Design MatrixMultUnit, start of the top module:
module MatrixMultUnit(
  input wire reset_n                      ,  
  input wire clk                          ,
  input wire dut_valid                    , 
  output wire dut_ready                   ,
  output wire                           dut__tb__sram_input_write_enable  ,
  output wire [16-1 : 0     ]   dut__tb__sram_input_write_address ,
  output wire [32-1 : 0     ]   dut__tb__sram_input_write_data    ,
  output reg  [16-1 : 0     ]   dut__tb__sram_input_read_address  , 
  input  wire [32-1 : 0     ]   tb__dut__sram_input_read_data     ,     
  output wire                           dut__tb__sram_weight_write_enable  ,
  output wire [16-1 : 0     ]   dut__tb__sram_weight_write_address ,
  output wire [32-1 : 0     ]   dut__tb__sram_weight_write_data    ,
  output reg  [16-1 : 0     ]   dut__tb__sram_weight_read_address  , 
  input  wire [32-1 : 0     ]   tb__dut__sram_weight_read_data     ,     
  output wire                           dut__tb__sram_result_write_enable  ,
  output reg  [16-1 : 0     ]   dut__tb__sram_result_write_address ,
  output wire [32-1 : 0     ]   dut__tb__sram_result_write_data    ,
  output reg  [16-1 : 0     ]   dut__tb__sram_result_read_address  , 
  input  wire [32-1 : 0     ]   tb__dut__sram_result_read_data     ,    
  output wire                           dut__tb__sram_scratchpad_write_enable  ,
  output reg  [16-1 : 0     ]   dut__tb__sram_scratchpad_write_address ,
  output wire [32-1 : 0     ]   dut__tb__sram_scratchpad_write_data    ,
  output reg  [16-1 : 0     ]   dut__tb__sram_scratchpad_read_address  , 
  input  wire [32-1 : 0     ]   tb__dut__sram_scratchpad_read_data  
);
For scale: ~8100 cells after synthesis, ~390 I/O pins, ~58000 µm² of cells after synthesis.
export LEC_CHECK = 0
export ABC_AREA = 1
export CAP_MARGIN = 20
export CORE_MARGIN = 2
export CORE_UTILIZATION = 71
export CTS_CLUSTER_DIAMETER = 61
export CTS_CLUSTER_SIZE = 58
export GPL_ROUTABILITY_DRIVEN = 1
export MAX_ROUTING_LAYER = met4
export PLACE_DENSITY = 0.65
export SETUP_SLACK_MARGIN = 1.78
export SLEW_MARGIN = 20
export TNS_END_PERCENT = 100
create_clock -name core_clock -period 6.9 [get_ports {clk}]
run.sh (not shown) runs the stock make flow with config.mk's settings and CLKGATE_MAP_FILE=.
The baseline never finished: it broke off in global routing (GRT-0116).
Change:
- CORE_UTILIZATION: 71 -> 19
- CTS_CLUSTER_DIAMETER: 61 -> not set
- CTS_CLUSTER_SIZE: 58 -> not set
- GPL_ROUTABILITY_DRIVEN: 1 -> not set
- MAX_ROUTING_LAYER: met4 -> not set
- PLACE_DENSITY: 0.65 -> not set
- SETUP_SLACK_MARGIN: 1.78 -> not set
- SLEW_MARGIN: 20 -> 35
- TNS_END_PERCENT: 100 -> not set
- clock period: 6.9 -> 10.0 ns (I/O delays scaled with it)
The changed run completed without violations.
Die area increases to 3.7 times its value.
Synthesized cell count does not change.
Area after synthesis stays the same.
Change:
- ABC_AREA: 1 -> not set
- CORE_UTILIZATION: 19 -> 40
- SETUP_SLACK_MARGIN: not set -> -0.2
- SLEW_MARGIN: 35 -> 20
- clock period: 10.0 -> 8.17 ns (I/O delays scaled with it)
Result:
- via count goes down by roughly a tenth
- setup slack is worse by 1.5 ns
- design area goes down by a little under a tenth
- worst hold slack is better by 0.0038 ns
- wire length goes down by about a fifth
Change:
- CORE_UTILIZATION: 40 -> 58
- SETUP_SLACK_MARGIN: -0.2 -> not set
- clock period: 8.17 -> 6.65 ns (I/O delays scaled with it)
Result: Now the flow completed, yet does not pass: negative setup slack. Clock-buffer cell count fell by 6. Wire length rose by 4.2%. Sequential share of layout area fell by 1.2 points. Design area rose by 7.9%. Hold slack degrades by 0.0083 ns. Sequential cell count stays the same. Cell count fell by about 1.2%. Non-clock buffer count rose by 419. Critical path depth rose by 10.

MatrixMultUnit again, from the RTL that the note above started with.
make LEC_CHECK=0 CAP_MARGIN=20 CORE_MARGIN=2 CORE_UTILIZATION=71 CTS_CLUSTER_DIAMETER=28 CTS_CLUSTER_SIZE=34 SETUP_SLACK_MARGIN=1.88 SLEW_MARGIN=20 finish   # period 6.59 ns
The starting point ended with an error in global routing (5_1_grt).
Edit:
Settings changed: CAP_MARGIN 20 to 15, CTS_CLUSTER_DIAMETER 28 to not set, CTS_CLUSTER_SIZE 34 to 41, SETUP_SLACK_MARGIN 1.88 to 1.96.
After rerunning:
- Now the flow ran to the end with violations: setup timing
- die size stays the same
- area after synthesis does not change
- synthesized cell count is unchanged
Edit:
Settings changed: CORE_UTILIZATION 71 to 68, CTS_CLUSTER_DIAMETER set to 325, CTS_CLUSTER_SIZE 41 to not set, SETUP_SLACK_MARGIN 1.96 to -0.64.
Clock period 6.59 ns to 6.65 ns, I/O delays scaled along.
The new run produced a layout that fails on setup timing.
Die size came out higher by a few percent.
Final area decreases by a few percent.
Synthesized cell count stays the same.
Global-route usage came out lower by 6.1 points.
Sequential cell count is unchanged.

## wip/willow
Starting RTL as in the previous note.
Settings: LEC_CHECK=0, CAP_MARGIN=20, CORE_MARGIN=2, CORE_UTILIZATION=40, SLEW_MARGIN=20; clock period 8.17 ns.
Inputs modified between wip/willow and wip/tundra:
- CTS_CLUSTER_SIZE: unset -> 34
- CORE_UTILIZATION: 40 -> 71
- the clock period (ns, I/O delays scaled along): 8.17 -> 6.59
Relative to wip/willow, the initial antenna violation count of wip/tundra is higher by 14. Looking at count of clock-buffer cells in the layout, wip/tundra sits about 20% below wip/willow. Worst hold slack improves in wip/tundra relative to wip/willow. Lower final cell count among wip/tundra and wip/willow: wip/tundra. Routed wire in wip/tundra totals more than in wip/willow. When wip/tundra is measured against wip/willow, its register-to-register setup slack turns out 1.35 ns lower. Taking wip/willow as the reference, in wip/tundra first-pass GRT wire length up 4.9%; number of gates given a new drive strength after cts up 110; detailed-routing iteration count for the pre-antenna-repair pass up 6; number of tapcells down 754. Complete run, failing final checks: wip/tundra, reason negative setup slack.
Changes in wip/zinc relative to wip/tundra:
- swapping 71 for 69 in CORE_UTILIZATION
- clearing CTS_CLUSTER_SIZE, which used to be 34
- swapping 6.59 for 15.0 in the clock period (ns, I/O delays scaled along)
==> results <==
Higher number of buffers added for setup after CTS among wip/tundra and wip/zinc: wip/tundra
Per the comparison of wip/zinc with wip/tundra, placement row count higher; number of diodes lower; post-cts resize count lower.
No crash in wip/tundra: every stage finished, but the layout fails its final checks due to negative setup slack.
wip/zinc was carried through to the last stage, and its layout satisfied the timing, DRC and antenna checks.
| count of clock-buffer cells in the layout | higher: wip/zinc |
wip/zinc vs wip/tundra — number of vias after detailed routing dropped by more than 10%
wip/zinc: post-layout net count lower than wip/tundra
Delta (wip/zinc minus wip/tundra): total wire length after detailed routing dropped 15%.
Cmp wip/tundra and wip/zinc / period utilization / lower: wip/zinc
Clock skew: wip/tundra and wip/zinc compared, lower one is wip/zinc
